[flow/config.mk]
export PLATFORM = sky130hd
export DESIGN_NAME = CPU
export DESIGN_NICKNAME = CPU
export VERILOG_FILES = /design/flow/design.v
export SDC_FILE = /design/flow/constraint.sdc
export NUM_CORES = 4
export LEC_CHECK = 0
export CAP_MARGIN = 20
export CORE_MARGIN = 2
export CORE_UTILIZATION = 60
export CTS_CLUSTER_DIAMETER = 49
export SETUP_SLACK_MARGIN = 5.0
export SLEW_MARGIN = 20
[flow/constraint.sdc]
create_clock -name core_clock -period 30.5 [get_ports {clk}]
set_input_delay 6.1000 -clock core_clock [delete_from_list [all_inputs] [get_ports {clk}]]
set_output_delay 6.1000 -clock core_clock [all_outputs]
set_load 0.01 [all_outputs]
[flow/design.v]
module CPU(clk, rst, memoryData, memoryAddress, dataOut, readSignal, writeSignal, AC);
input clk;
input rst;  
input [15:0] memoryData;
reg [3:0] state;
reg [5:0] PC;
reg [10:0] MAR;
reg signed [15:0] MBR;
reg [3:0] opcode;
reg M;
reg [15:0] IR;
reg zeroFlag, overflowFlag, carryFlag, negativeFlag;
output reg readSignal;
output reg writeSignal;
output reg signed [15:0] AC;
output reg [15:0] dataOut; 
output reg [10:0] memoryAddress;
reg signed [15:0] result;
parameter Load = 4'd1, Store = 4'd2, Add = 4'd3, Sub = 4'd4, Mul = 4'd5, Div = 4'd6 , Branch = 4'd7, BRZ = 4'd8;
always @ (posedge clk) begin
	if (rst) begin
	PC <= 0;
	state = 0;
	AC <= 0;
	dataOut <= 0;
	memoryAddress <= 0;
	zeroFlag = 0;
	overflowFlag = 0;
	carryFlag = 0;
	negativeFlag = 0;
	readSignal = 1;
	writeSignal = 0;
	end
	else
	case (state)
		0: begin  
			MAR <= PC;
			state = 1;
		end
		1: begin  
			writeSignal = 0;
			readSignal = 1;
			memoryAddress <= MAR;
			PC <= PC + 1;
			state = 2;
		end
		2:state = 3;  
		3: begin
			MBR <= memoryData;
			state = 4;
		end
		4: begin
			IR <= MBR;
			state = 5;
		end
		5: begin  
			opcode <= IR[15:12];
			M <= IR[11];
			MAR <= IR[10:0];
			state = 6;
		end
		6: begin
				if (opcode == Branch) begin  
					PC <= MAR; 
					state = 0;
				end
				else if (opcode == BRZ) begin  
					if(zeroFlag == 1 && M == 1) begin
						PC <= MAR;
						state = 0;
					end
					else begin
						state = 0;
					end
				end
				else begin
					state = 7;
				end
		end
		7: begin
			if (opcode == Store) begin
				memoryAddress <= MAR;
			end
			state = 8;
		end
		8: begin
			if (opcode == Store) begin  
				writeSignal = 1;
				readSignal = 0;
				dataOut <= AC;
				state = 0;
			end
			else begin
				state = 9;
			end
		end
		9: begin
			writeSignal = 0;
			readSignal = 1;
			if(M == 1) begin
				memoryAddress <= MAR;
			end
			state = 10;
			end
		10: begin
			state = 11;
		end
		11: begin
			if (M == 1) begin
				MBR <= memoryData;
			end
			else if (M == 0) begin
				MBR <= $signed(IR[10:0]);
			end
			state = 12;
		end
		12: begin  
			if (opcode == Load) begin  
				AC <= MBR;
				state = 0;
			end
			else if (opcode != Add && opcode != Sub && opcode != Mul && opcode != Div) begin  
				state = 0;
			end
			else begin
				case(opcode)
				Add :  
					begin
					{carryFlag, result} = AC + MBR;
					zeroFlag = (result==0)? 1:0;
					if(AC[15]==MBR[15]) begin
					  if(MBR[15]==result[15])begin
					  overflowFlag = 0;
					  end
					  else begin
					  overflowFlag = 1;
					  end
					end
					else begin
					overflowFlag = 0;
					end						
					negativeFlag =(result[15]==1)? 1:0;	
					end
				Sub :  
					begin
					{carryFlag, result} = AC - MBR;
					zeroFlag = (result==0)? 1:0;
					if(AC[15]==MBR[15]) begin
					  if(MBR[15]==result[15])begin
					  overflowFlag = 0;
					  end
					  else begin
					  overflowFlag = 1;
					  end
					end
					else begin
					overflowFlag = 0;
					end
					negativeFlag =(result[15]==1)? 1:0;
					end
				Mul :  
					begin
					result = AC * MBR;
					zeroFlag = (result==0)? 1:0;
					if(result > 16'h0FFF || result < 16'hF000) begin
					overflowFlag = 1;
					end
					else begin
						overflowFlag = 0;
					end
					negativeFlag =(result[15]==1)? 1:0;
					end	
				Div :  
					begin
					if (MBR == 0) result = 0;  
					else result = AC / MBR;
					zeroFlag = (result==0)? 1:0;
					negativeFlag =(result[15]==1)? 1:0;
					end						
			endcase  
			AC <= result;
			state = 0;
			end
		end
	endcase
end
endmodule
[flow/run.sh]
#!/bin/bash
# the make line also repeats each setting of config.mk as NAME=value (left out here)
make -C /OpenROAD-flow-scripts/flow DESIGN_CONFIG=/design/flow/config.mk WORK_HOME=/design/flow/orfs CLKGATE_MAP_FILE= finish
==> results of run 1 <==
## routing by layer
metal	up-vias	part of all wire (%)
met5	-	0
met4	0	7.0
met3	391	10
met2	1288	46
met1	9624	37
li1	8917	-
## through the flow
stage	area (µm²)	worst slack [ps]	util (%)
2_1_floorplan	20000	3470	-
3_3_place_gp	21100	205	67.1
3_5_place_dp	21100	-345	67.1
4_1_cts	22400	2320	71.2
5_1_grt	24600	1120	78.1
6_report	24600	2240	78.1
## timing repair
item / CTS / global route
setup buffers: 58 / 121
setup endpoints to repair: 33 / 33
pin swaps: 42 / 166
gates resized: 58 / 229
gates cloned: 2 / 2
## layout make-up
cell class | instances | area, µm² | share of cell area, %
inverter | 183 | 698 | 2.84
multi-input combinational | 1940 | 16900 | 68.6
timing repair buffer | 323 | 2720 | 11.1
antenna | 2 | 5.00 | 0.0204
tap | 402 | 503 | 2.05
sequential | 129 | 3220 | 13.1
clock buffer | 19 | 454 | 1.85
clock inverter | 13 | 110 | 0.448
==> summary.txt, run 1 <==
Notes on the flow run.

- The flow ran to the end and the layout has no timing, DRC or antenna violations.
- The busiest layer in global routing is met2, for reference.
- Note that the worst hold path type here is reg2reg.
- Sequential cells burn 43.6% of the power.
- For the sequential group, total power comes out at 0.185 mW.
- The actual slew at the worst max-slew pin is 1070 ps, for reference.
- The synthesized netlist handed to floorplanning was reported with a cell count of 2362.
- Per the OpenROAD power report, leakage power amounts to 10.8 nW.
- The clock network is responsible for 47.4% of the overall power.
- The total power consumption of the routed design is 0.424 mW, for reference.
- The register area share after synthesis is 16.8%, for reference.
- Hold repair after CTS inserted 0 buffers.
- The final period demand of the worst path is 28260 ps, for reference.
- The wire length of the first global-routing pass is 103000 µm, for reference.
- The cell area that synthesis handed to floorplanning was 19200 µm².
- The max-capacitance violation count is 0, for reference.
- The instance count on the critical path is 138, for reference.
- During I/O placement, the number of pins put on the boundary was 63.
- The biggest area contributor in the post-synthesis netlist is sky130_fd_sc_hd__ha_1.
- The kind of cell adding the most delay to the critical path is AND-OR/OR-AND gates, for reference.
- Yosys mapped a number of flops with a built-in enable equal to 64.
- Per the final report, max-transition violations number 0.
- Detailed routing inserted a total of 20200 vias.
- The post-synth net total is 2691, for reference.
- The maximum number of pins on one net before global-route repair is 61, for reference.
- Summed over all layers, the global routing overflow is 0.
- The type of the worst setup path is reg2reg, for reference.
- The number of nets in the final layout is 2923, for reference.
- The via count of the first global-routing pass is 18700, for reference.
- The multiplexer share of the synthesized area is 4.57%, for reference.
- The buffer_ports step reported a buffer count of 62.
- OpenSTA lists the critical path endpoint as AC[7]$_SDFFE_PP0P_.
- Per the placement report, the placed cell count is 2794.
- The combinational fraction of design power is 9.0%, for reference.
- The critical path launch point type is a flip-flop, for reference.
- The maximum vdd ir drop is 0.0332 mV, for reference.
- The later pin in the worst-skew pair is clocked with a latency of 430 ps.
- The cell at the slowest stage of the critical path is sky130_fd_sc_hd__or4_4, for reference.
- The clock group power is 0.201 mW, for reference.
- The fill cell total of the finished layout is 2217, for reference.
- The synthesized chip area reported by yosys is 19200 µm², for reference.
- After routing, the total negative slack on setup checks comes to 0 ps.
- In this run switching power makes up 26.7% of total power.
- In this run the power density over the cells is 17.2 nW/µm².
- Looking at the clock tree report, the H-tree level count equals 4.
- The clock drives 129 sinks.
- The detail route stage leaves a number of antenna-violating nets equal to 0.
- The most common flop cell mapped by yosys is sky130_fd_sc_hd__dfxtp_1, for reference.
- The width of the die is 183 µm, for reference.
- Per the timing report, the most critical flop-to-flop path finishes at AC[7]$_SDFFE_PP0P_.
- The met3 demand-to-capacity share in global routing is 7.18%, for reference.
- The fraction of the mapped netlist area in adder cells is 23.5%, for reference.
- The initial utilization of the core area, before any placement, comes to 60.9%.
- The hold violation count in the final report is 0, for reference.
- The dominant non-sequential cell family after synthesis is adder cells, for reference.
- The die area is 33400 µm², for reference.
- The relative slew slack is 28.0%, for reference.
- Detailed placement ended at an HPWL of 48800 µm.
- The overall routed net length is 72000 µm, for reference.
- The peak per-stage delay on the critical path is 620 ps, for reference.
- The fraction of met1 tracks used by global routing is 48.7%, for reference.
- The script reports the combined buffer and inverter count of the critical path as 19.
- Setup repair after global routing could not meet its margin everywhere.
- For reference, simple AND, OR, NAND and NOR cells occupy 20.5% of the area reported after synthesis.
- CTS added clock buffers totalling 17.
- The net switching power in the latest report is 0.113 mW.
- The floorplan has 65 rows.
- The global routing report lists combined usage of all routing layers as 39.7%.
- In the routed layout, each cell is associated on average with a via count of 6.72.
- Per the log, the first TritonRoute iteration ended with a DRC count of 1883.
- The average routed wire per standard cell is 23.9 µm, for reference.
- Synthesis inferred 129 register bits.
- The number of antenna violations at the first check in global routing is 1, for reference.
- The final estimated routing congestion in global placement is 0.992, for reference.
- The maximum fanout count along the critical path is 7, for reference.
- The count of yosys warnings during synthesis is 1, for reference.
- The cell-mix breakdown from Yosys lists the XOR/XNOR area share as 8.07%.
- The internal power is 0.310 mW, for reference.
- A synthesized cell averages 8.11 µm².
- Of all flip-flops after synthesis, the portion carrying an async set or reset was 0%.
- The CTS clock-pin slew for the worst setup and hold paths is 60 ps, for reference.
- The cell that appears most often on the critical path is sky130_fd_sc_hd__ha_4.
- The reg-to-reg setup timing slack is 2240 ps, for reference.
- The flow reports an fmax of 0.0354 GHz.
- The post-synthesis to final-layout area growth is 28.3%, for reference.
- In the log, the iteration count for the first detailed-route pass is 7.
- The core area is 31500 µm², for reference.
- Of the post-synthesis cell area, the dominant cell type holds 15.0%.
- The required time of the critical path is 30880 ps, for reference.
- The total of endpoints with negative setup slack in the final report is 0, for reference.
- The kind of end point of the critical path is a flip-flop, for reference.
- Final hold analysis gives a worst-case slack of 420 ps.
- The clock passes through at most 2 buffers.
- The largest clock skew in the final design is 8.19 ps, for reference.
- The number of warnings in the stage logs is 47, for reference.
- After Yosys synthesis, AND-OR and OR-AND compound gates account for 20.5% of the synthesized area.
- met2 track demand over resource after global routing is 66.1%.
- Ranked by total cell area, the synthesized netlist is headed by sky130_fd_sc_hd__ha_1 (15%), sky130_fd_sc_hd__edfxtp_1 (10%), sky130_fd_sc_hd__fa_1 (8.5%), sky130_fd_sc_hd__dfxtp_1 (6.8%), sky130_fd_sc_hd__xnor2_1 (5.6%).
- The worst min-delay path endpoint is opcode[0]$_DFFE_PP_, for reference.
- The synth_stat.txt file lists the number of cells as 2362.
- The power drawn by the combinational cells is 0.0383 mW, for reference.
- The post-synthesis cell type with the largest instance count is sky130_fd_sc_hd__nand2_1, for reference.
- The number of distinct library cell variants in the gate-level netlist after synthesis is 102, for reference.
- The startpoint identified for the worst register-to-register timing path is MBR[1]$_DFFE_PP_.
- The worst register-to-register path depth is 138.
- The routed layout reports a DRC error count of 0.
- By count the netlist is led by sky130_fd_sc_hd__nand2_1 (243), sky130_fd_sc_hd__ha_1 (230), sky130_fd_sc_hd__nor2_1 (187), sky130_fd_sc_hd__inv_1 (181), sky130_fd_sc_hd__a21oi_1 (152).
- The worst setup path startpoint is MBR[1]$_DFFE_PP_, for reference.
- The die extent in y is 183 µm, for reference.
- The OpenROAD report gives the critical path a data arrival time of 28630 ps.
- The final timing summary puts the cycle share of the worst path at 92.7%.
- The startpoint of the lowest-slack hold path is IR[12]$_DFFE_PP_, for reference.
- Along the worst hold path, the cell count comes to 0.
- CTS placed an instance of sky130_fd_sc_hd__clkbuf_16 at the clock tree root.
- The top power consumer group is clock, for reference.
- The CTS tree is yes, for reference.
- The post-layout instance count excluding filler cells is 3011, for reference.
==> inputs of run 2 (changes only) <==
Settings changed: ABC_AREA set to 1, CORE_UTILIZATION 60 to 72, CTS_CLUSTER_DIAMETER 49 to 391, CTS_CLUSTER_SIZE set to 96, PLACE_DENSITY set to 0.6, SETUP_SLACK_MARGIN 5.0 to not set.
Clock period 30.5 ns to 34.8 ns, I/O delays scaled along.
==> run 2 against run 1 <==
  * Still clean
  * Area after synthesis decreased by 0.75%
  * Hold slack improved by 5.5 ps
  * Critical path depth increased by 97
==> summary.txt, run 2 <==
Notes on the flow run.

- The core area is 26000 µm² (-17%), for reference.
- The post-synth net total was 3158 (+17%).
- The number of antenna violations at the first check in global routing came to 0 (-1).
- The CTS tree is yes, for reference.
- The total power density per cell area is 18.3 nW/µm² (+6.3%), for reference.
- The worst setup path startpoint is AC[0]$_SDFFE_PP0P_, for reference.
- The total routing resource utilization after global routing is 44.1% (+4.4 points), for reference.
- The total power consumption of the routed design came to 0.376 mW (-11%).
- The total half-perimeter wirelength after legalization and detailed placement came to 46300 µm (-5.3%).
- The overall routed net length is 62500 µm (-13%), for reference.
- The post-layout instance count excluding filler cells is 3198 (+6.2%), for reference.
- The run finished with no timing, DRC or antenna violations.
- The area fraction in and, or, nand and nor cells was 27.1% (+6.7 points).
- The number of cells after detailed placement is 3162 (+13%), for reference.
- The instance count along the most critical hold path was 0 (unchanged).
- The total of endpoints with negative setup slack in the final report is 0 (unchanged), for reference.
- The final estimated routing congestion in global placement is 1.05 (+6.0%).
- From synthesis to final layout, the design area changed by 7.88%.
- The number of distinct library cell variants in the gate-level netlist after synthesis was 63 (-38%).
- The final number of max-transition violations is 0 (unchanged), for reference.
- The aggregate global routing overflow came to 0 (unchanged).
- The width of the die is 166 µm (-8.9%).
- The internal power is 0.274 mW (-12%).
- The portion of total power attributed to the clock network was 49.1% (+1.7 points).
- Of all cell types, the one taking the most synthesized area is sky130_fd_sc_hd__ha_1.
- The count of yosys warnings during synthesis is 1 (unchanged), for reference.
- The sequential share of power was 43.4% (-0.2 points).
- The total inserted antenna cells is 0 (-2), for reference.
- The quantity of hold-fixing buffers added after cts is 0 (unchanged), for reference.
- The multiplexer share of the synthesized area is 0% (-4.6 points), for reference.
- The leakage component of the power was 11.4 nW (+5.5%).
- In this run the most critical hold path is launched from IR[14]$_DFFE_PP_.
- The number of nets in the final layout is 3179 (+8.8%), for reference.
- The worst hold path class is reg2reg, for reference.
- The final hold slack is 425 ps (+5.53 ps), for reference.
- The kind of cell adding the most delay to the critical path is simple AND/OR/NAND/NOR gates, for reference.
- The CTS clock-pin slew for the worst setup and hold paths came to 60 ps (about the same).
- The combinational fraction of design power is 7.5% (-1.5 points), for reference.
- The maximum vdd ir drop is 0.0408 mV (+23%), for reference.
- The detailed-router iteration count before antenna repair was 13 (+6).
- Sorting the synthesis cell report by count puts at the top sky130_fd_sc_hd__nand2_1.
- The post-synthesis compound-gate area fraction is 13.9% (-6.7 points), for reference.
- The wire length of the first global-routing pass is 98700 µm (-4.2%), for reference.
- The critical path capture point is AC[15]$_SDFFE_PP0P_, for reference.
- The via count is 19900 (-1.7%), for reference.
- The count of standard-cell rows is 59 (-9.2%), for reference.
- The power drawn by the combinational cells is 0.0281 mW (-27%), for reference.
- The clock latency reported for the late side of the worst-skew pair was 430 ps (about the same).
- The number of sinks driven by the clock tree is 129 (unchanged), for reference.
- The reg-to-reg setup timing slack is 2930 ps (+690 ps), for reference.
- The actual slew at the worst max-slew pin is 1060 ps (-8.72 ps), for reference.
- The number of buffers added on ports was 62 (unchanged).
- The kind of end point of the critical path is a flip-flop, for reference.
- The number of warnings in the stage logs is 44 (-6.4%), for reference.
- The relative slew slack came to 29.0% (+1.0 points).
- The ratio of final minimum period to clock period is 91.6% (-1.1 points).
- The top achievable clock speed is 0.0314 GHz (-11%), for reference.
- The cell at the slowest stage of the critical path is sky130_fd_sc_hd__ha_1, for reference.
- The buffer levels on the longest clock path is 2 (unchanged), for reference.
- The arrival time of the worst setup path came to 32210 ps (+3580 ps).
- The max-capacitance violation count is 0 (unchanged), for reference.
- The setup TNS came to 0 ps (unchanged).
- The buffer cell driving the clock tree root is sky130_fd_sc_hd__clkbuf_16, for reference.
- The synthesized chip area reported by yosys is 19000 µm² (-0.75%), for reference.
- Looking at the reg2reg group, the worst path starts from AC[0]$_SDFFE_PP0P_.
- For reference, the top cells by count after synthesis are sky130_fd_sc_hd__nand2_1 (719), sky130_fd_sc_hd__inv_1 (483), sky130_fd_sc_hd__ha_1 (230), sky130_fd_sc_hd__nor2_1 (182), sky130_fd_sc_hd__a21oi_1 (159).
- The residual antenna-violating net count after detailed routing came to 0 (unchanged).
- The post-synthesis cell count came to 2829 (+20%).
- The number of I/O pins came to 63 (unchanged).
- The via count of the first global-routing pass came to 19600 (+4.5%).
- The parity-gate share of the synthesized area counting xor and xnor cells came to 6.17% (-1.9 points).
- The number of cells in Yosys stat is 2829 (+20%), for reference.
- The worst flop-to-flop path endpoint is AC[15]$_SDFFE_PP0P_, for reference.
- The synthesis report names the predominant flop master as sky130_fd_sc_hd__dfxtp_1.
- The maximum fanout count along the critical path is 27 (+20), for reference.
- The starting density of the core is 73.2% (+12 points).
- The worst min-delay path endpoint is opcode[2]$_DFFE_PP_, for reference.
- The net load switching power is 0.102 mW (-10%).
- The fraction of the mapped netlist area in adder cells is 23.7% (+0.18 points), for reference.
- The instance count on the critical path is 235 (+70%), for reference.
- The synthesized area is 19000 µm² (-0.75%), for reference.
- The largest share of the power goes to clock.
- The cell occurring most often along the worst timing path is sky130_fd_sc_hd__nand2_1, for reference.
- The number of buffers and inverters on the critical path is 33 (+14), for reference.
- Ranked by total cell area, the synthesized netlist is headed by sky130_fd_sc_hd__ha_1 (15%), sky130_fd_sc_hd__nand2_1 (14%), sky130_fd_sc_hd__edfxtp_1 (10%), sky130_fd_sc_hd__inv_1 (9.5%), sky130_fd_sc_hd__fa_1 (8.5%).
- The number of cell instances on the worst register-to-register path was 235 (+70%).
- The post-synthesis register bit count came to 129 (unchanged).
- The synthesized area divided by synthesized cell count was 6.72 µm² (-17%).
- The largest clock skew in the final design is 10.9 ps (+2.70 ps).
- The register area share after synthesis is 17.0% (+0.13 points), for reference.
- The H-tree depth reported by CTS is 4 (unchanged), for reference.
- The dominant non-sequential cell family after synthesis is simple AND/OR/NAND/NOR gates, for reference.
- The maximum number of pins on one net before global-route repair is 40 (-34%).
- The count of library flops with an enable pin is 64 (unchanged), for reference.
- The die area is 27700 µm² (-17%), for reference.
- The hold violation count in the final report came to 0 (unchanged).
- The CTS buffer count is 17 (unchanged), for reference.
- The required time of the critical path is 35140 ps (+4260 ps), for reference.
- The final core area utilization is 78.9% (+0.81 points).
- The peak per-stage delay on the critical path is 360 ps (-260 ps), for reference.
- The fraction of power spent switching nets is 27.1% (+0.31 points), for reference.
- The clock group power is 0.185 mW (-8%), for reference.
- The fraction of registers with async set or reset after synthesis is 0% (unchanged), for reference.
- The via density per instance is 6.21 (-7.5%), for reference.
- The average routed wire per standard cell is 19.6 µm (-18%).
- The critical path launch point type is a flip-flop, for reference.
- The top cell type's share of synthesized area is 15.1% (+0.11 points).
- The detailed router's first-iteration violation count was 2360 (+25%).
- The die extent in y is 166 µm (-8.9%).
- The final period demand of the worst path is 31870 ps (+3610 ps), for reference.
- The type of the worst setup path is reg2reg, for reference.
- The DRC violations left is 0 (unchanged), for reference.
- The sequential cell power is 0.163 mW (-12%), for reference.
run 2: per-layer routing:
metal	track usage, %	wire length (µm)	vias to the layer above
li1	-	-	9118
met5	0	0	-
met4	29.0	5230	0
met1	51.6	22000	8977
met2	74.5	28600	1342
met3	7.65	6710	434
run 2: through the flow:
step	setup WS [ps]	cell area, µm²
6_report	2930	20500
5_1_grt	-33.3	20500
4_1_cts	1290	20400
3_5_place_dp	1430	19800
3_3_place_gp	2900	19800
2_1_floorplan	7530	19000
run 2: cell type report:
class | count | area (µm²)
fillers | 1898 | 5480
clock inverters | 14 | 144
repair buffers | 91 | 842
inverters | 506 | 1910
multi-input cells | 2105 | 13500
flip-flops and latches | 129 | 3220
well taps | 335 | 419
clock buffers | 18 | 439
run 2: what timing repair did:
item                       CTS  global route
buffers inserted             0             4
setup endpoints to repair    0            33
resized                      0            22
==> inputs of run 3 (changes only) <==
Settings changed: CAP_MARGIN 20 to 10, CORE_ASPECT_RATIO set to 0.95, CORE_UTILIZATION 72 to 68, CTS_CLUSTER_DIAMETER 391 to 44, CTS_CLUSTER_SIZE 96 to not set, MAX_ROUTING_LAYER set to met4, PLACE_DENSITY 0.6 to not set, PLACE_DENSITY_LB_ADDON set to 0.19, SETUP_SLACK_MARGIN set to 5.0, SLEW_MARGIN 20 to 10.
==> run 3 against run 2 <==
  * Global-route usage fell by 1.7 points
  * Total power fell by 1.4%
  * Design area grew 8.8%
  * First-iteration DRC count up 4.1%
  * Routed wire length grew 3.1%
  * Sequential share of layout area is 1.2 points lower
  * Critical endpoint is now AC[13]$_SDFFE_PP0P_
  * Largest cell class unchanged
==> summary.txt, run 3 <==
Notes on the flow run.

- The flow ran to the end and the layout has no timing, DRC or antenna violations.
- The synthesized chip area reported by yosys is 19000 µm² (unchanged), for reference.
- The group that draws the most power in this run is clock.
- TritonCTS built the clock tree.
- The via density per instance was 6.14 (-1.1%).
- The worst min-delay path endpoint is state[10]$_DFF_P_, for reference.
- The overall routed net length is 64500 µm (+3.1%), for reference.
- The cell sitting at the root of the clock tree is a sky130_fd_sc_hd__clkbuf_16.
- The total power density per cell area is 16.6 nW/µm² (-9.4%), for reference.
- The final worst slack is 5880 ps (+2950 ps), for reference.
- The final hold slack is 425 ps (+0.0370 ps).
- The number of sinks driven by the clock tree is 129 (unchanged), for reference.
- The leakage component of the power is 12.1 nW (+5.9%).
- The CTS buffer count is 17 (unchanged), for reference.
- The worst slack at placement is 1710 ps (+286 ps), for reference.
- The setup TNS is 0 ps (unchanged), for reference.
- The portion of total power attributed to the clock network is 47.6% (-1.5 points), for reference.
- The die area is 29300 µm² (+5.7%).
- The CTS clock-pin slew for the worst setup and hold paths is 60 ps (about the same), for reference.
- The via count is 20500 (+3.2%).
- The area fraction in and, or, nand and nor cells was 27.1% (unchanged).
- The critical path capture point is AC[13]$_SDFFE_PP0P_, for reference.
- The buffer levels on the longest clock path is 2 (unchanged).
- The count of standard-cell rows was 59 (unchanged).
- The cell at the slowest stage of the critical path is sky130_fd_sc_hd__edfxtp_1, for reference.
- The detailed-router iteration count before antenna repair is 6 (-7), for reference.
- The parity-gate share of the synthesized area counting xor and xnor cells is 6.17% (unchanged), for reference.
- The synthesized area divided by synthesized cell count is 6.72 µm² (unchanged), for reference.
- The sequential share of power came to 43.9% (+0.5 points).
- In this design, the critical path's most frequently occurring cell is sky130_fd_sc_hd__nand2_1.
- The number of antenna violations at the first check in global routing came to 0 (unchanged).
- The startpoint identified for the worst hold timing path is state[4]$_DFF_P_.
- The combinational fraction of design power is 8.5% (+1.0 points).
- The final core area utilization was 81.3% (+2.3 points).
- The most common flop cell mapped by yosys is sky130_fd_sc_hd__dfxtp_1, for reference.
- The quantity of hold-fixing buffers added after cts came to 0 (unchanged).
- The detailed router's first-iteration violation count came to 2457 (+4.1%).
- The internal power is 0.269 mW (-1.8%), for reference.
- The number of I/O pins is 63 (unchanged), for reference.
- The count of yosys warnings during synthesis came to 1 (unchanged).
- The synthesis report lists the most area-consuming cells as sky130_fd_sc_hd__ha_1 (15%), sky130_fd_sc_hd__nand2_1 (14%), sky130_fd_sc_hd__edfxtp_1 (10%), sky130_fd_sc_hd__inv_1 (9.5%), sky130_fd_sc_hd__fa_1 (8.5%).
- Yosys reports that the most numerous cell types are sky130_fd_sc_hd__nand2_1 (719), sky130_fd_sc_hd__inv_1 (483), sky130_fd_sc_hd__ha_1 (230), sky130_fd_sc_hd__nor2_1 (182), sky130_fd_sc_hd__a21oi_1 (159).
- The residual antenna-violating net count after detailed routing is 0 (unchanged).
- The net load switching power was 0.101 mW (-0.33%).
- The area occupied by registers is 3230 µm² (+0.31%).
- The post-layout instance count excluding filler cells was 3337 (+4.3%).
- The number of distinct library cell variants in the gate-level netlist after synthesis was 63 (unchanged).
- The synthesized area was 19000 µm² (unchanged).
- The number of warnings in the stage logs came to 42 (-4.5%).
- The fraction of power spent switching nets is 27.4% (+0.30 points).
- The number of cell instances on the worst register-to-register path is 215 (-8.5%), for reference.
- Setup repair after global routing left no endpoint under its margin.
- The instance count along the most critical hold path is 2 (+2).
- The post-synthesis compound-gate area fraction was 13.9% (unchanged).
- The actual slew at the worst max-slew pin is 1240 ps (+174 ps), for reference.
- The max-capacitance violation count is 0 (unchanged).
- The number of buffers and inverters on the critical path came to 29 (-12%).
- The worst setup path startpoint is MBR[4]$_DFFE_PP_, for reference.
- The fraction of the mapped netlist area in adder cells came to 23.7% (unchanged).
- The post-synthesis register bit count is 129 (unchanged).
- The reg-to-reg setup timing slack is 5880 ps (+2950 ps).
- The number of cells in Yosys stat is 2829 (unchanged), for reference.
- STA classifies the critical path endpoint as a flip-flop.
- Grouping non-sequential cells by family puts the most area in simple AND/OR/NAND/NOR gates.
- The worst hold path class is reg2reg, for reference.
- The maximum fanout count along the critical path was 12 (-56%).
- The fraction of registers with async set or reset after synthesis is 0% (unchanged).
- The number of cells after detailed placement is 3194 (+1.0%), for reference.
- The instance count on the critical path is 215 (-8.5%), for reference.
- sky130_fd_sc_hd__nand2_1 is the most common cell in the netlist.
- The hold violation count in the final report was 0 (unchanged).
- The top cell type's share of synthesized area is 15.1% (unchanged).
- For the worst reg-to-reg path, the startpoint reported by OpenROAD is MBR[4]$_DFFE_PP_.
- The required time of the critical path is 35130 ps (about the same), for reference.
- The fill cell total of the finished layout was 1851 (-2.5%).
- The total power consumption of the routed design is 0.370 mW (-1.4%), for reference.
- The arrival time of the worst setup path came to 29260 ps (-2950 ps).
- The DRC violations left is 0 (unchanged).
- The critical path launch point type is a flip-flop, for reference.
- The total half-perimeter wirelength after legalization and detailed placement was 45400 µm (-1.9%).
- The flow measured a signed area growth from synthesis to layout of 17.4%.
- The number of buffers added on ports came to 62 (unchanged).
- The power drawn by the combinational cells is 0.0316 mW (+12%).
- The peak per-stage delay on the critical path is 550 ps (+190 ps), for reference.
- The relative slew slack was 17.4% (-12 points).
- The top achievable clock speed is 0.0346 GHz (+10%).
- The final number of max-transition violations is 0 (unchanged).
- The area of placed instances is 19900 µm² (+0.25%), for reference.
- The post-synthesis cell count was 2829 (unchanged).
- The post-synth net total is 3158 (unchanged), for reference.
- The die extent in y is 167 µm (+0.29%).
- The maximum number of pins on one net before global-route repair is 40 (unchanged), for reference.
- The largest clock skew in the final design is 19.7 ps (+8.81 ps).
- The multiplexer share of the synthesized area is 0% (unchanged).
- The cell accounting for the most synthesized area is sky130_fd_sc_hd__ha_1, for reference.
- The starting density of the core came to 69.2% (-3.9 points).
- The final period demand of the worst path is 28920 ps (-2950 ps), for reference.
- The final estimated routing congestion in global placement was 1.06 (+1.1%).
- The ratio of final minimum period to clock period is 83.1% (-8.5 points), for reference.
- The kind of cell adding the most delay to the critical path is simple AND/OR/NAND/NOR gates, for reference.
- The area of combinational cells with multiple inputs was 14400 µm² (+6.5%).
- The width of the die is 176 µm (+5.4%), for reference.
- The count of library flops with an enable pin was 64 (unchanged).
- The core area is 27500 µm² (+5.7%), for reference.
- The via count of the first global-routing pass is 19400 (-0.74%), for reference.
- The total of endpoints with negative setup slack in the final report is 0 (unchanged), for reference.
- The register area share after synthesis is 17.0% (unchanged).
- The total routing resource utilization after global routing is 42.3% (-1.7 points), for reference.
- The type of the worst setup path is reg2reg, for reference.
- The average routed wire per standard cell is 19.3 µm (-1.2%).
- The sequential cell power is 0.162 mW (about the same), for reference.
- The number of nets in the final layout came to 3287 (+3.4%).
- The maximum vdd ir drop was 0.0303 mV (-26%).
- The H-tree depth reported by CTS is 4 (unchanged), for reference.
- The wire length of the first global-routing pass came to 96400 µm (-2.3%).
- The total inserted antenna cells was 0 (unchanged).
- The aggregate global routing overflow came to 0 (unchanged).
- The clock group power is 0.176 mW (-5%), for reference.
- The worst flop-to-flop path endpoint is AC[13]$_SDFFE_PP0P_, for reference.
- The clock latency reported for the late side of the worst-skew pair is 430 ps (about the same), for reference.
- The final cell area excluding filler cells is 22300 µm² (+8.8%).
## run 3: cell type report
cell class / instances / share of cell area [%]
timing repair buffer: 189 / 7.42
inverter: 506 / 8.89
clock inverter: 15 / 0.706
clock buffer: 17 / 1.91
multi-input combinational: 2115 / 64.5
sequential: 129 / 14.5
tap: 366 / 2.05
## run 3: per-layer routing
layer,up-vias,global-route usage (%),part of all wire (%)
li1,9360,-,-
met1,9364,49.9,36
met2,1360,70.5,46
met3,414,6.07,10
met4,0,21.5,7.1
met5,-,-,0
## run 3: timing repair
item / CTS / global route
pin swaps: 8 / 68
setup buffers: 16 / 84
setup endpoints to repair: 33 / 33
cloned: 5 / 6
resized: 49 / 200
==> inputs of run 4 (changes only) <==
Settings changed: CORE_UTILIZATION 68 to 72, CTS_CLUSTER_SIZE set to 20.
Clock period 34.8 ns to 30.8 ns, I/O delays scaled along.
==> run 4 against run 3 <==
  * The run now fails in global routing
  * Area after synthesis stayed put
  * Die area fell by 5.4%
  * Synthesized cell count stayed put
==> summary.txt, run 4 <==
Summary of the current implementation state.

- The die area came to 27700 µm² (-5.4%).
- The post-synthesis cell count is 2829 (unchanged), for reference.
- The count of standard-cell rows came to 57 (-3.4%).
- The top cell type's share of synthesized area is 15.1% (unchanged), for reference.
- The multiplexer share of the synthesized area is 0% (unchanged), for reference.
- The CTS buffer count came to 17 (unchanged).
- The quantity of hold-fixing buffers added after cts is 0 (unchanged), for reference.
- The number of cells in Yosys stat came to 2829 (unchanged).
- The core area is 25700 µm² (-6.2%).
- The post-synthesis compound-gate area fraction was 13.9% (unchanged).
- The synthesized area divided by synthesized cell count came to 6.72 µm² (unchanged).
- The count of library flops with an enable pin is 64 (unchanged).
- The root buffer cell chosen for the clock tree is sky130_fd_sc_hd__clkbuf_16.
- Yosys instantiated no cell more often than sky130_fd_sc_hd__nand2_1.
- The post-synth net total is 3158 (unchanged), for reference.
- The count of yosys warnings during synthesis was 1 (unchanged).
- The die extent in y is 162 µm (-2.7%).
- The tool reported: "[ERROR GRT-0232] Routing congestion too high. Check the congestion heatmap in the GUI".
- The post-synthesis register bit count came to 129 (unchanged).
- The flow stopped in global routing.
- The H-tree depth reported by CTS is 4 (unchanged), for reference.
- The number of buffers added on ports is 62 (unchanged).
- The cell accounting for the most synthesized area is sky130_fd_sc_hd__ha_1, for reference.
- The number of distinct library cell variants in the gate-level netlist after synthesis came to 63 (unchanged).
- The total half-perimeter wirelength after legalization and detailed placement is 48800 µm (+7.4%), for reference.
- The fraction of the mapped netlist area in adder cells is 23.7% (unchanged), for reference.
- The register area share after synthesis is 17.0% (unchanged), for reference.
- The main area contributors are sky130_fd_sc_hd__ha_1 (15%), sky130_fd_sc_hd__nand2_1 (14%), sky130_fd_sc_hd__edfxtp_1 (10%), sky130_fd_sc_hd__inv_1 (9.5%), sky130_fd_sc_hd__fa_1 (8.5%).
- For reference, the top cells by count after synthesis are sky130_fd_sc_hd__nand2_1 (719), sky130_fd_sc_hd__inv_1 (483), sky130_fd_sc_hd__ha_1 (230), sky130_fd_sc_hd__nor2_1 (182), sky130_fd_sc_hd__a21oi_1 (159).
- The width of the die is 171 µm (-2.8%), for reference.
- The area fraction in and, or, nand and nor cells is 27.1% (unchanged), for reference.
- The fraction of registers with async set or reset after synthesis was 0% (unchanged).
- The dominant non-sequential cell family after synthesis is simple AND/OR/NAND/NOR gates, for reference.
- The flow did not finish.
- The number of I/O pins is 63 (unchanged).
- The synthesized area was 19000 µm² (unchanged).
- The synthesized chip area reported by yosys was 19000 µm² (unchanged).
- The final estimated routing congestion in global placement is 1.11 (+4.2%), for reference.
- Recorded from the global router log, the overflow total was 740.
- The number of sinks driven by the clock tree came to 129 (unchanged).
- The parity-gate share of the synthesized area counting xor and xnor cells is 6.17% (unchanged), for reference.
- The starting density of the core was 73.8% (+4.6 points).
- The buffer levels on the longest clock path is 2 (unchanged), for reference.
- The number of cells after detailed placement came to 3195 (+0.031%).
- Across every metal layer, demand over resource in global routing totals 88.7%.
- The most common flop cell mapped by yosys is sky130_fd_sc_hd__dfxtp_1, for reference.
[run 4: per-layer routing]
metal / global-route usage (%) / GRT overflow
met1: 83.1 / 33
met2: 105 / 478
met3: 72.3 / 34
met4: 93.2 / 195
met5: - / -
[run 4: stage by stage]
step	hold slack (ps)	cell area, µm²	utilization, %	worst slack [ps]	TNS [ps]
3_3_place_gp	401	20100	78.1	380	0
2_1_floorplan	388	19200	-	5050	0
4_1_cts	424	22100	85.7	3680	0
3_5_place_dp	406	20100	78.1	-1020	-23820
[run 4: repair_timing]
action                                  4_1_cts
resized                                     143
endpoints found under the setup margin       33
pin swaps                                    71
cloned                                        5
setup buffers                                91
==> inputs of run 5 (changes only) <==
Settings changed: CAP_MARGIN 10 to 20, CORE_ASPECT_RATIO 0.95 to not set, CORE_UTILIZATION 72 to 68, CTS_CLUSTER_DIAMETER 44 to 400, CTS_CLUSTER_SIZE 20 to 99, MAX_ROUTING_LAYER met4 to not set, PLACE_DENSITY set to 0.6, PLACE_DENSITY_LB_ADDON 0.19 to not set, SETUP_SLACK_MARGIN 5.0 to not set, SLEW_MARGIN 10 to 20.
Clock period 30.8 ns to 28.0 ns, I/O delays scaled along.
==> run 5 against run 4 <==
  * The run again fails in global routing
  * Synthesized cell count unchanged
  * Area after synthesis did not move
  * Die area grew 5.7%
==> summary.txt, run 5 <==
Summary of the current implementation state.

- By area the synthesized netlist is led by sky130_fd_sc_hd__ha_1 (15%), sky130_fd_sc_hd__nand2_1 (14%), sky130_fd_sc_hd__edfxtp_1 (10%), sky130_fd_sc_hd__inv_1 (9.5%), sky130_fd_sc_hd__fa_1 (8.5%).
- The count of standard-cell rows is 61 (+7.0%), for reference.
- The post-synthesis compound-gate area fraction came to 13.9% (unchanged).
- The number of sinks driven by the clock tree is 129 (unchanged), for reference.
- The H-tree depth reported by CTS came to 4 (unchanged).
- The register area share after synthesis is 17.0% (unchanged), for reference.
- The most common flop cell mapped by yosys is sky130_fd_sc_hd__dfxtp_1, for reference.
- The cell accounting for the most synthesized area is sky130_fd_sc_hd__ha_1, for reference.
- The post-synthesis cell count is 2829 (unchanged).
- The quantity of hold-fixing buffers added after cts is 0 (unchanged), for reference.
- The synthesized area is 19000 µm² (unchanged).
- The fraction of the mapped netlist area in adder cells was 23.7% (unchanged).
- Yosys reports that the most numerous cell types are sky130_fd_sc_hd__nand2_1 (719), sky130_fd_sc_hd__inv_1 (483), sky130_fd_sc_hd__ha_1 (230), sky130_fd_sc_hd__nor2_1 (182), sky130_fd_sc_hd__a21oi_1 (159).
- The count of yosys warnings during synthesis was 1 (unchanged).
- The synthesized area divided by synthesized cell count came to 6.72 µm² (unchanged).
- The die area was 29300 µm² (+5.7%).
- The post-synth net total is 3158 (unchanged), for reference.
- The number of cells in Yosys stat is 2829 (unchanged).
- The synthesized chip area reported by yosys is 19000 µm² (unchanged), for reference.
- The starting density of the core is 68.8% (-5.0 points), for reference.
- The number of buffers added on ports is 62 (unchanged), for reference.
- The number of distinct library cell variants in the gate-level netlist after synthesis was 63 (unchanged).
- The total half-perimeter wirelength after legalization and detailed placement is 46400 µm (-4.9%).
- The fraction of registers with async set or reset after synthesis is 0% (unchanged), for reference.
- The multiplexer share of the synthesized area is 0% (unchanged), for reference.
- The CTS buffer count came to 17 (unchanged).
- The most frequently used library cell after synthesis is sky130_fd_sc_hd__nand2_1.
- The area of placed instances is 20500 µm² (+1.9%), for reference.
- The number of I/O pins is 63 (unchanged), for reference.
- The core area is 27600 µm² (+7.3%).
- The failing step is global routing, for reference.
- The area fraction in and, or, nand and nor cells came to 27.1% (unchanged).
- The post-synthesis register bit count is 129 (unchanged).
- The top cell type's share of synthesized area is 15.1% (unchanged), for reference.
- The width of the die is 171 µm (+0.29%), for reference.
- The flow did not finish.
- The count of library flops with an enable pin came to 64 (unchanged).
- The final estimated routing congestion in global placement is 1.04 (-6.0%), for reference.
- The parity-gate share of the synthesized area counting xor and xnor cells is 6.17% (unchanged), for reference.
- The dominant non-sequential cell family after synthesis is simple AND/OR/NAND/NOR gates, for reference.
- Per the CTS log, the root buffer master is sky130_fd_sc_hd__clkbuf_16.
- The number of cells after detailed placement was 3285 (+2.8%).
- The die extent in y is 171 µm (+5.4%), for reference.
- The buffer levels on the longest clock path is 2 (unchanged).
-- run 5: what timing repair did --
item,4_1_cts
pin swaps,20
setup buffers,23
gates resized,56
cloned,1
endpoints found under the setup margin,33
-- run 5: metrics by stage --
stage | setup slack (ps) | util [%]
2_1_floorplan | 730 | -
3_3_place_gp | -663 | 74.2
3_5_place_dp | -1880 | 74.2
4_1_cts | 17.9 | 77.6
==> inputs of run 6 (changes only) <==
Settings changed: ABC_AREA 1 to not set, CORE_UTILIZATION 68 to 40, CTS_CLUSTER_DIAMETER 400 to not set, CTS_CLUSTER_SIZE 99 to not set, SETUP_SLACK_MARGIN set to -1.76.
Clock period 28.0 ns to 38.3 ns, I/O delays scaled along.
==> run 6 against run 5 <==
  * The run now finishes clean
  * Synthesized cell count decreased by 17%
  * Area after synthesis grew 0.76%
  * Die area grew 69%
==> summary.txt, run 6 <==
Notes on the flow run.

- The top cell type's share of synthesized area is 15.0% (-0.11 points), for reference.
- The maximum number of pins on one net before global-route repair is 61, for reference.
- The cell occurring most often along the worst timing path is sky130_fd_sc_hd__ha_1, for reference.
- The synthesized design spends more area on one cell type than any other, namely sky130_fd_sc_hd__ha_1.
- The area fraction in and, or, nand and nor cells is 20.5% (-6.7 points), for reference.
- The register area share after synthesis is 16.8% (-0.13 points), for reference.
- The kind of end point of the critical path is a flip-flop, for reference.
- The detail route stage leaves a number of antenna-violating nets equal to 0.
- The CTS clock-pin slew for the worst setup and hold paths is 70 ps, for reference.
- The number of warnings in the stage logs is 42, for reference.
- Per the detailed-route log, wirelength across all metal layers totals 66400 µm.
- In the synthesized netlist the dominant register cell turns out to be sky130_fd_sc_hd__dfxtp_1.
- Subtracting the final worst setup slack from the clock period gives 36630 ps.
- The first global-routing pass estimated 103000 µm of wire.
- In the final layout, flip-flops and latches occupy 3220 µm².
- The max-capacitance violation count is 0, for reference.
- Endpoints with negative setup slack in the final report add up to 0.
- The top achievable clock speed is 0.0273 GHz, for reference.
- The leakage component of the power is 9.48 nW, for reference.
- The number of sinks driven by the clock tree is 129 (unchanged), for reference.
- The slowest stage of the critical path is the sky130_fd_sc_hd__o311ai_0 cell.
- The internal power of the cells totals 0.244 mW.
- Summed over all sequential cells, the power is 0.147 mW.
- The area growth from synthesis to layout is 10.4%.
- The post-synthesis compound-gate area fraction is 20.5% (+6.7 points), for reference.
- The CTS buffer count is 17 (unchanged), for reference.
- The die extent in y is 223 µm (+30%), for reference.
- The number of I/O pins is 63 (unchanged), for reference.
- Among all stages on the critical path, the maximum delay recorded is 890 ps.
- The via count is 18100, for reference.
- The quantity of hold-fixing buffers added after cts is 0 (unchanged), for reference.
- The number of cells on the worst hold path is listed as 0.
- The synthesized area is 19200 µm² (+0.76%), for reference.
- The count of yosys warnings during synthesis is 1 (unchanged).
- Per report_power, the Combinational row totals 0.0253 mW.
- The net switching power in the latest report is 0.0916 mW.
- Clock skew on the completed layout was measured at 19.3 ps.
- OpenROAD reports that the post-layout worst path occupies 95.6% of the period.
- The total half-perimeter wirelength after legalization and detailed placement is 50600 µm (+9.0%), for reference.
- The count of library flops with an enable pin came to 64 (unchanged).
- The number of cells in Yosys stat is 2362 (-17%), for reference.
- The post-synthesis register bit count is 129 (unchanged), for reference.
- Grouping non-sequential cells by family puts the most area in adder cells.
- In the global route stage, overall resource usage came out at 26.5%.
- The violation tally recorded at the end of detailed-routing iteration 0 is 1515.
- The final estimated routing congestion in global placement is 0.965 (-7.4%), for reference.
- The via density per instance is 6.02, for reference.
- The min-delay analysis places its worst path in the category reg2reg.
- The number of cell instances on the worst register-to-register path is 127, for reference.
- OpenSTA lists the critical path startpoint as MBR[3]$_DFFE_PP_.
- The CTS tree is yes, for reference.
- Data on the critical path is required at its endpoint by 38650 ps.
- The maximum fanout count along the critical path is 18, for reference.
- The number of antenna violations at the first check in global routing is 0.
- Sequential cells burn 43.8% of the power.
- For reference, the most critical setup path is categorized as reg2reg.
- The post-synth net total came to 2691 (-15%).
- The fraction of power spent switching nets is 27.3%, for reference.
- The width of the die was 223 µm (+30%).
- The synthesized chip area reported by yosys was 19200 µm² (+0.76%).
- The post-synthesis cell type with the largest instance count is sky130_fd_sc_hd__nand2_1, for reference.
- The hold violation count in the final report is 0, for reference.
- After global routing the overflow that remains totals 0.
- Ranked by total cell area, the synthesized netlist is headed by sky130_fd_sc_hd__ha_1 (15%), sky130_fd_sc_hd__edfxtp_1 (10%), sky130_fd_sc_hd__fa_1 (8.5%), sky130_fd_sc_hd__dfxtp_1 (6.8%), sky130_fd_sc_hd__xnor2_1 (5.6%).
- The routed design ends up with an antenna cell count of 0.
- The number of cells upsized or downsized after cts came to 0 (-100%).
- The detailed-router iteration count before antenna repair is 6, for reference.
- The number of distinct library cell variants in the gate-level netlist after synthesis came to 102 (+62%).
- The via count of the first global-routing pass was 18100.
- STA shows the worst min-delay path finishing at opcode[2]$_DFFE_PP_.
- The average routed wire per standard cell is 22.0 µm, for reference.
- Looking at the power breakdown, the clock network takes 48.7% of the total.
- Counting instances in the post-synthesis netlist gives the leading cell types as sky130_fd_sc_hd__nand2_1 (243), sky130_fd_sc_hd__ha_1 (230), sky130_fd_sc_hd__nor2_1 (187), sky130_fd_sc_hd__inv_1 (181), sky130_fd_sc_hd__a21oi_1 (152).
- The reg-to-reg startpoint is MBR[3]$_DFFE_PP_, for reference.
- The buffer cell driving the clock tree root is sky130_fd_sc_hd__clkbuf_16, for reference.
- The clock latency reported for the late side of the worst-skew pair is 440 ps, for reference.
- The final cell area excluding filler cells is 21200 µm², for reference.
- The total power density per cell area is 15.9 nW/µm², for reference.
- The setup check on the worst reg-to-reg path leaves a slack of 1670 ps.
- The final core area utilization is 44.5%, for reference.
- In the final report, the number of pins over their slew limit comes to 0.
- The critical path capture point is AC[14]$_SDFFE_PP0P_, for reference.
- The fraction of the mapped netlist area in adder cells is 23.5% (-0.18 points), for reference.
- The number of nets in the final layout is 2716, for reference.
- The starting density of the core was 40.3% (-29 points).
- The startpoint of the lowest-slack hold path is IR[14]$_DFFE_PP_, for reference.
- The clock group power is 0.163 mW, for reference.
- The OpenROAD report gives the critical path a data arrival time of 36980 ps.
- The core area is 47500 µm² (+72%).
- The post-CTS setup repair buffer count is 0 (-100%), for reference.
- The area of combinational cells with multiple inputs is 14800 µm², for reference.
- The actual slew at the worst max-slew pin is 1010 ps, for reference.
- The H-tree depth reported by CTS is 4 (unchanged), for reference.
- The worst setup path is launched from a flip-flop.
- The post-synthesis cell count is 2362 (-17%), for reference.
- The number of buffers added on ports is 62 (unchanged), for reference.
- The number of buffers and inverters on the critical path is 9, for reference.
- The buffer levels on the longest clock path is 2 (unchanged), for reference.
- The run finished with no timing, DRC or antenna violations.
- Measured against its own limit, the worst slew margin works out to 31.9%.
- The final hold slack is 423 ps, for reference.
- The area of placed instances came to 20500 µm² (+0.28%).
- The cell family contributing the most delay on the critical path is AND-OR/OR-AND gates.
- The count of standard-cell rows is 80 (+31%).
- The worst flop-to-flop path endpoint is AC[14]$_SDFFE_PP0P_, for reference.
- The multiplexer share of the synthesized area is 4.57% (+4.6 points), for reference.
- The maximum vdd ir drop is 0.0307 mV, for reference.
- The parity-gate share of the synthesized area counting xor and xnor cells is 8.07% (+1.9 points), for reference.
- Per the OpenROAD timing report, the critical path contains 127 cells.
- The synthesized area divided by synthesized cell count is 8.11 µm² (+21%), for reference.
- The combinational fraction of design power is 7.5%, for reference.
- For this run, design rule violations remaining after detail routing come to 0.
- The fraction of registers with async set or reset after synthesis is 0% (unchanged), for reference.
- The top power consumer group is clock, for reference.
- The filler cells instantiated in the layout total 4654.
- The die area is 49700 µm² (+69%).
[run 6: cell type report]
| class | count | share of cell area [%] |
|---|---|---|
| Inverter | 183 | 3.25 |
| Clock inverter | 15 | 0.834 |
| Timing Repair Buffer | 117 | 4.86 |
| Tap cell | 615 | 3.64 |
| Clock buffer | 17 | 2.01 |
| Sequential cell | 129 | 15.2 |
| Multi-Input combinational cell | 1939 | 70.2 |
[run 6: layer usage]
metal	vias to the layer above	routed length [µm]	GRT usage, %
met4	0	2470	10.3
met3	163	4240	3.45
li1	8486	-	-
met5	-	0	0
met1	8788	28600	34.7
met2	707	31100	44.5
[run 6: metrics by stage]
step	setup WS, ps	instances	power (mW)	setup TNS, ps
detailed placement	2480	2983	0.175	0
floorplan	6240	2362	0.165	0
global placement	3560	2983	0.175	0
CTS	2330	3015	0.337	0
finish	1670	3015	0.336	0
global route	-1190	3015	0.345	-26030
==> inputs of run 7 (changes only) <==
Settings changed: ABC_AREA set to 0, CAP_MARGIN 20 to 10, CORE_ASPECT_RATIO set to 0.95, CORE_UTILIZATION 40 to 70, CTS_CLUSTER_DIAMETER set to 44, CTS_CLUSTER_SIZE set to 32, MAX_ROUTING_LAYER set to met4, PLACE_DENSITY 0.6 to not set, PLACE_DENSITY_LB_ADDON set to 0.19, SETUP_SLACK_MARGIN -1.76 to 5.0, SLEW_MARGIN 20 to 10.
Clock period 38.3 ns to 28.5 ns, I/O delays scaled along.
==> run 7 against run 6 <==
  * Die area shrank 42%
  * The run now fails in global routing
  * Area after synthesis is the same
  * Synthesized cell count is the same
==> summary.txt, run 7 <==
Summary of the current implementation state.

- The flow did not finish.
- According to the logs, the last stage reached was global routing.
- The first error in the log reads "[ERROR GRT-0232] Routing congestion too high. Check the congestion heatmap in the GUI".
- The post-synthesis cell count is 2362 (unchanged), for reference.
- Recorded from the global router log, the overflow total was 51.
- The register area share after synthesis came to 16.8% (unchanged).
- The post-synthesis register bit count is 129 (unchanged).
- The CTS buffer count was 17 (unchanged).
- The synthesized chip area reported by yosys came to 19200 µm² (unchanged).
- The count of library flops with an enable pin is 64 (unchanged), for reference.
- The biggest area contributor in the post-synthesis netlist is sky130_fd_sc_hd__ha_1.
- The number of distinct library cell variants in the gate-level netlist after synthesis is 102 (unchanged), for reference.
- The post-synthesis compound-gate area fraction came to 20.5% (unchanged).
- The core area is 27200 µm² (-43%).
- The number of sinks driven by the clock tree is 129 (unchanged), for reference.
- The synthesis run shows the most used standard cells to be sky130_fd_sc_hd__nand2_1 (243), sky130_fd_sc_hd__ha_1 (230), sky130_fd_sc_hd__nor2_1 (187), sky130_fd_sc_hd__inv_1 (181), sky130_fd_sc_hd__a21oi_1 (152).
- The quantity of hold-fixing buffers added after cts is 0 (unchanged), for reference.
- The post-synthesis cell type with the largest instance count is sky130_fd_sc_hd__nand2_1, for reference.
- The final estimated routing congestion in global placement is 1.05 (+9.1%), for reference.
- The number of buffers added on ports is 62 (unchanged), for reference.
- The post-synth net total was 2691 (unchanged).
- The top cell type's share of synthesized area was 15.0% (unchanged).
- The parity-gate share of the synthesized area counting xor and xnor cells is 8.07% (unchanged).
- The fraction of registers with async set or reset after synthesis is 0% (unchanged), for reference.
- The die area came to 28700 µm² (-42%).
- The H-tree depth reported by CTS is 4 (unchanged), for reference.
- The die extent in y is 165 µm (-26%).
- The number of cells after detailed placement is 2796 (-6.3%), for reference.
- The multiplexer share of the synthesized area came to 4.57% (unchanged).
- The number of cells in Yosys stat is 2362 (unchanged), for reference.
- The tree is rooted in a sky130_fd_sc_hd__clkbuf_16.
- The count of yosys warnings during synthesis is 1 (unchanged), for reference.
- The width of the die is 174 µm (-22%), for reference.
- The main area contributors are sky130_fd_sc_hd__ha_1 (15%), sky130_fd_sc_hd__edfxtp_1 (10%), sky130_fd_sc_hd__fa_1 (8.5%), sky130_fd_sc_hd__dfxtp_1 (6.8%), sky130_fd_sc_hd__xnor2_1 (5.6%).
- The count of standard-cell rows is 59 (-26%), for reference.
- The worst slack at placement is -1050 ps (-3530 ps), for reference.
- Post-synth the commonest register cell is sky130_fd_sc_hd__dfxtp_1.
- The fraction of the mapped netlist area in adder cells is 23.5% (unchanged).
- The total routing resource utilization after global routing is 76.7%, for reference.
- The synthesized area is 19200 µm² (unchanged).
- The number of I/O pins is 63 (unchanged).
- The starting density of the core is 70.5% (+30 points), for reference.
- The area of placed instances is 21400 µm² (+4.0%), for reference.
- The buffer levels on the longest clock path is 2 (unchanged), for reference.
- The synthesized area divided by synthesized cell count was 8.11 µm² (unchanged).
- The dominant non-sequential cell family after synthesis is adder cells, for reference.
- The total half-perimeter wirelength after legalization and detailed placement is 49900 µm (-1.2%), for reference.
- The area fraction in and, or, nand and nor cells came to 20.5% (unchanged).
-- run 7: repair_timing --
item,in CTS
setup endpoints to repair,33
pin swaps,95
buffers inserted,105
gates resized,156
-- run 7: stage by stage --
| step | setup TNS, ps | hold slack [ps] |
|---|---|---|
| after floorplan | 0 | 400 |
| after global placement | -668 | 402 |
| after detailed placement | -23500 | 413 |
| after CTS | 0 | 416 |
-- run 7: routing by layer --
layer,global-route usage (%),GRT overflow
met4,74.7,21
met1,75.3,0
met3,57.0,1
met2,95.0,29
met5,-,-
==> inputs of run 8 (changes only) <==
Settings changed: ABC_AREA 0 to 1, CAP_MARGIN 10 to 20, CORE_ASPECT_RATIO 0.95 to not set, CORE_UTILIZATION 70 to 57, CTS_CLUSTER_DIAMETER 44 to not set, CTS_CLUSTER_SIZE 32 to 99, MAX_ROUTING_LAYER met4 to not set, PLACE_DENSITY set to 0.6, PLACE_DENSITY_LB_ADDON 0.19 to not set, SETUP_SLACK_MARGIN 5.0 to not set, SLEW_MARGIN 10 to 20.
Clock period 28.5 ns to 23.0 ns, I/O delays scaled along.
==> run 8 against run 7 <==
  * Now fails the layout checks on negative setup slack
  * Synthesized cell count up 20%
  * Area after synthesis down 0.75%
  * Die area up 21%
==> summary.txt, run 8 <==
Notes on the flow run.

- The flow ran to the end, but the layout failed its checks.
- In this run the layout check failures are negative setup slack.
- Summed over all layers, the global routing overflow is 0.
- The final period demand of the worst path is 26940 ps, for reference.
- The worst setup path is of the reg2reg kind.
- The instance count along the most critical hold path is 2, for reference.
- The peak per-stage delay on the critical path is 440 ps, for reference.
- The number of buffers and inverters on the critical path is 28, for reference.
- In this run the worst hold path is classified as reg2reg.
- The startpoint of the lowest-slack hold path is state[4]$_DFF_P_, for reference.
- Per the finish-stage timing summary, setup violations number 33.
- The fraction of the mapped netlist area in adder cells was 23.7% (+0.18 points).
- According to the timing report, the arrival time at the worst endpoint equals 27300 ps.
- The number of cells in Yosys stat is 2829 (+20%), for reference.
- Endpoints failing hold in the final report were tallied at 0.
- The starting density of the core is 58.1% (-12 points), for reference.
- The most common flop cell mapped by yosys is sky130_fd_sc_hd__dfxtp_1, for reference.
- The via count of the first global-routing pass is 21100, for reference.
- The sequential share of power is 42.6%, for reference.
- Yosys shows that the main logic family after synthesis is simple AND/OR/NAND/NOR gates.
- Per the STA report, the cell with the highest stage delay on the worst path is sky130_fd_sc_hd__o31ai_1.
- The synthesized area divided by synthesized cell count came to 6.72 µm² (-17%).
- The relative slew slack is 29.1%, for reference.
- The register area share after synthesis is 17.0% (+0.13 points), for reference.
- The clock network accounts for 46.8% of the total power.
- The quantity of hold-fixing buffers added after cts is 0 (unchanged), for reference.
- The total power density per cell area is 21.4 nW/µm², for reference.
- The cell occurring most often along the worst timing path is sky130_fd_sc_hd__nand2_2, for reference.
- The number of distinct library cell variants in the gate-level netlist after synthesis is 63 (-38%), for reference.
- The parity-gate share of the synthesized area counting xor and xnor cells is 6.17% (-1.9 points), for reference.
- The net load switching power is 0.152 mW, for reference.
- The worst flop-to-flop path endpoint is AC[13]$_SDFFE_PP0P_, for reference.
- The post-synth net total is 3158 (+17%), for reference.
- Power comes to 0.576 mW.
- The instance count on the critical path is 216, for reference.
- The synthesized chip area reported by yosys is 19000 µm² (-0.75%), for reference.
- The worst slack at placement is -3970 ps (-2910 ps).
- The clock reaches the later pin of the worst-skew pair after 430 ps.
- The number of buffers added on ports is 62 (unchanged), for reference.
- The reg-to-reg startpoint is AC[2]$_SDFFE_PP0P_, for reference.
- The synthesized area is 19000 µm² (-0.75%), for reference.
- The final estimated routing congestion in global placement is 1.01 (-3.7%).
- The top cell type's share of synthesized area is 15.1% (+0.11 points), for reference.
- The largest part of the power goes to clock.
- The width of the die was 187 µm (+7.4%).
- The tool warning count for the run is 47.
- Per the detail_route report, the via count comes to 22000.
- The critical path capture point is AC[13]$_SDFFE_PP0P_, for reference.
- The count of standard-cell rows is 66 (+12%), for reference.
- The count of yosys warnings during synthesis is 1 (unchanged), for reference.
- The number of sinks driven by the clock tree is 129 (unchanged), for reference.
- The number of antenna violations at the first check in global routing was 1.
- The multiplexer share of the synthesized area is 0% (-4.6 points), for reference.
- The main area contributors are sky130_fd_sc_hd__ha_1 (15%), sky130_fd_sc_hd__nand2_1 (14%), sky130_fd_sc_hd__edfxtp_1 (10%), sky130_fd_sc_hd__inv_1 (9.5%), sky130_fd_sc_hd__fa_1 (8.5%).
- The wire length of the first global-routing pass is 105000 µm, for reference.
- The die area was 34800 µm² (+21%).
- The fraction of power spent switching nets is 26.4%, for reference.
- Based on the critical path, the design can be clocked at up to 0.0371 GHz.
- The number of I/O pins came to 63 (unchanged).
- The maximum number of pins on one net before global-route repair is 40, for reference.
- Combinational cells consume a total of 0.0607 mW.
- The number of cells after detailed placement was 3788 (+35%).
- The total inserted antenna cells is 0, for reference.
- The final number of max-transition violations is 0, for reference.
- The fraction of registers with async set or reset after synthesis is 0% (unchanged), for reference.
- The area fraction in and, or, nand and nor cells is 27.1% (+6.7 points).
- The commonest cells after synthesis are sky130_fd_sc_hd__nand2_1 (719), sky130_fd_sc_hd__inv_1 (483), sky130_fd_sc_hd__ha_1 (230), sky130_fd_sc_hd__nor2_1 (182), sky130_fd_sc_hd__a21oi_1 (159).
- The CTS buffer count came to 17 (unchanged).
- The core area was 32700 µm² (+20%).
- sky130_fd_sc_hd__ha_1 takes more of the synthesized area than any other cell.
- The detailed-router iteration count before antenna repair is 6, for reference.
- The buffer cell driving the clock tree root is sky130_fd_sc_hd__clkbuf_16, for reference.
- Summed over all routing layers, the global router reports a total usage of 36.9%.
- The required time of the critical path is 23360 ps, for reference.
- In the final design database the tool counted 3783 nets.
- The average routed wire per standard cell is 18.0 µm, for reference.
- Setup repair after global routing could not meet its margin everywhere.
- Setup total negative slack on the finished layout was measured at -123430 ps.
- The post-synthesis cell count came to 2829 (+20%).
- Post-route period utilization is reported as 117%.
- For this block, the initial DRC count from the detailed router was 1650.
- The H-tree depth reported by CTS is 4 (unchanged).
- The CTS clock-pin slew for the worst setup and hold paths is 70 ps, for reference.
- The kind of end point of the critical path is a flip-flop, for reference.
- The largest clock skew in the final design is 7.75 ps, for reference.
- From synthesis to final layout, the design area changed by 41.7%.
- The final worst slack is -3940 ps, for reference.
- The post-synthesis cell type with the largest instance count is sky130_fd_sc_hd__nand2_1, for reference.
- The DRC violations left is 0, for reference.
- The buffer levels on the longest clock path is 2 (unchanged).
- The die extent in y came to 187 µm (+13%).
- According to the timing report, the critical path is launched from AC[2]$_SDFFE_PP0P_.
- The reg-to-reg setup timing slack is -3940 ps, for reference.
- The max-capacitance violation count is 0, for reference.
- TritonCTS built the clock tree.
- The post-synthesis compound-gate area fraction came to 13.9% (-6.7 points).
- The count of library flops with an enable pin came to 64 (unchanged).
- The maximum fanout count along the critical path is 17, for reference.
- The total half-perimeter wirelength after legalization and detailed placement is 52100 µm (+4.3%), for reference.
- Per the post-route antenna check, the number of violating nets is 0.
- The post-synthesis register bit count is 129 (unchanged).
- Power attributed to the clock group is 0.270 mW.
- The worst setup path is launched from a flip-flop.
- In the routed layout, each cell is associated on average with a via count of 5.63.
- The number of cell instances on the worst register-to-register path is 216, for reference.
- The maximum vdd ir drop is 0.0705 mV, for reference.
- The pin closest to its max-slew limit shows a slew of 1060 ps.
- On the final layout, the worst hold slack is 412 ps.
- Wires add up to 70300 µm.
- The worst min-delay path endpoint is state[10]$_DFF_P_, for reference.
- The leakage component of the power is 14.6 nW, for reference.
- The post-layout instance count excluding filler cells is 3909, for reference.
- The share of total power dissipated in combinational logic is 10.5%.
- In this design, the largest share of critical-path delay is due to simple AND/OR/NAND/NOR gates.
- Cell internal power was estimated by the tool at 0.424 mW.
- For the sequential group, total power comes out at 0.245 mW.
run 8: cell type report:
class | instances | area [µm²]
timing repair buffer | 693 | 5450
sequential | 129 | 3230
inverter | 506 | 1930
clock buffer | 18 | 429
fill | 2164 | 5760
multi-input combinational | 2107 | 15200
tap | 442 | 553
clock inverter | 14 | 144
run 8: routing by layer:
metal	GRT usage, %	share of wire (%)	routed length (µm)	vias to the layer above
li1	-	-	-	10300
met1	44.4	38	26800	10400
met2	66.3	49	34500	1015
met3	5.02	7.3	5150	308
met4	15.0	5.4	3810	0
met5	0	0	0	-
run 8: timing repair:
item | in CTS | in global routing
buffers inserted | 12 | 75
resized | 33 | 339
endpoints found under the hold margin | 0 | 0
endpoints found under the setup margin | 33 | 33
cloned | 0 | 2
pin swaps | 17 | 216
run 8: per-stage QoR:
step / cell area (µm²) / utilization (%)
after floorplan: 19500 / -
after global placement: 24300 / 74.2
after detailed placement: 24300 / 74.2
after CTS: 25000 / 76.5
after global routing: 26900 / 82.4
final: 26900 / 82.4
==> inputs of run 9 (changes only) <==
Settings changed: ABC_AREA 1 to 0, CELL_PAD_IN_SITES_DETAIL_PLACEMENT set to 2, CORE_ASPECT_RATIO set to 0.62, CORE_UTILIZATION 57 to 40, CTS_CLUSTER_SIZE 99 to 79, MIN_ROUTING_LAYER set to met2, PLACE_DENSITY 0.6 to not set, TNS_END_PERCENT set to 95.
Clock period 23.0 ns to 42.0 ns, I/O delays scaled along.
==> run 9 against run 8 <==
  * The run now fails in global routing
  * Die area up 43%
  * Synthesized cell count down 17%
  * Area after synthesis up 0.76%
==> summary.txt, run 9 <==
Summary of the current implementation state.

- The fraction of registers with async set or reset after synthesis is 0% (unchanged), for reference.
- The number of distinct library cell variants in the gate-level netlist after synthesis is 102 (+62%), for reference.
- The register area share after synthesis is 16.8% (-0.13 points), for reference.
- The run stopped with a tool error.
- The number of cells upsized or downsized after cts is 0 (-100%), for reference.
- The most common flop cell mapped by yosys is sky130_fd_sc_hd__dfxtp_1, for reference.
- The number of I/O pins is 63 (unchanged), for reference.
- The synthesized chip area reported by yosys is 19200 µm² (+0.76%), for reference.
- The starting density of the core was 40.3% (-18 points).
- The CTS buffer count is 17 (unchanged), for reference.
- The top cell type's share of synthesized area is 15.0% (-0.11 points), for reference.
- The count of yosys warnings during synthesis is 1 (unchanged), for reference.
- The post-synthesis compound-gate area fraction is 20.5% (+6.7 points).
- The total half-perimeter wirelength after legalization and detailed placement came to 76300 µm (+47%).
- The failing step is global routing, for reference.
- The multiplexer share of the synthesized area is 4.57% (+4.6 points), for reference.
- The post-synthesis cell count is 2362 (-17%), for reference.
- The width of the die is 282 µm (+51%), for reference.
- The area fraction in and, or, nand and nor cells is 20.5% (-6.7 points).
- The die area is 49700 µm² (+43%), for reference.
- The dominant non-sequential cell family after synthesis is adder cells, for reference.
- The post-synth net total is 2691 (-15%), for reference.
- The fraction of the mapped netlist area in adder cells is 23.5% (-0.18 points), for reference.
- The number of cells in Yosys stat is 2362 (-17%), for reference.
- The H-tree depth reported by CTS came to 4 (unchanged).
- The die extent in y came to 176 µm (-5.5%).
- The post-CTS setup repair buffer count came to 0 (-12).
- The total routing resource utilization after global routing is 71.9%, for reference.
- The count of standard-cell rows is 63 (-4.5%), for reference.
- The count of library flops with an enable pin is 64 (unchanged).
- The cell accounting for the most synthesized area is sky130_fd_sc_hd__ha_1, for reference.
- The parity-gate share of the synthesized area counting xor and xnor cells is 8.07% (+1.9 points), for reference.
- The aggregate global routing overflow is 9, for reference.
- The post-synthesis cell type with the largest instance count is sky130_fd_sc_hd__nand2_1, for reference.
- The core area is 47500 µm² (+45%), for reference.
- The buffer levels on the longest clock path was 2 (unchanged).
- The post-synthesis register bit count is 129 (unchanged), for reference.
- The area of placed instances came to 20600 µm² (-15%).
- The synthesized area is 19200 µm² (+0.76%), for reference.
- The buffer cell driving the clock tree root is sky130_fd_sc_hd__clkbuf_16, for reference.
- The final estimated routing congestion in global placement is 1.14 (+13%), for reference.
- The synthesized area divided by synthesized cell count is 8.11 µm² (+21%), for reference.
- The number of buffers added on ports is 62 (unchanged).
- The number of sinks driven by the clock tree was 129 (unchanged).
- The quantity of hold-fixing buffers added after cts came to 0 (unchanged).
- Yosys reports that the most numerous cell types are sky130_fd_sc_hd__nand2_1 (243), sky130_fd_sc_hd__ha_1 (230), sky130_fd_sc_hd__nor2_1 (187), sky130_fd_sc_hd__inv_1 (181), sky130_fd_sc_hd__a21oi_1 (152).
- The main area contributors are sky130_fd_sc_hd__ha_1 (15%), sky130_fd_sc_hd__edfxtp_1 (10%), sky130_fd_sc_hd__fa_1 (8.5%), sky130_fd_sc_hd__dfxtp_1 (6.8%), sky130_fd_sc_hd__xnor2_1 (5.6%).
- The tool reported: "[ERROR GRT-0116] Global routing finished with congestion. Check the congestion regions in the DRC Viewer".
- The worst slack at placement is 3680 ps (+7650 ps), for reference.
==> run 9: layer usage <==
layer	global-route usage, %	GRT overflow
met1	-	-
met2	73.3	1
met3	83.4	7
met4	53.2	0
met5	57.3	1
==> run 9: stage by stage <==
| stage | power, mW | cells | util, % |
|---|---|---|---|
| after floorplan | 0.151 | 2362 | - |
| after global placement | 0.160 | 3023 | 43.4 |
| after detailed placement | 0.162 | 3023 | 43.4 |
| after CTS | 0.323 | 3055 | 44.6 |
Power is estimated from default activity; no workload was simulated.
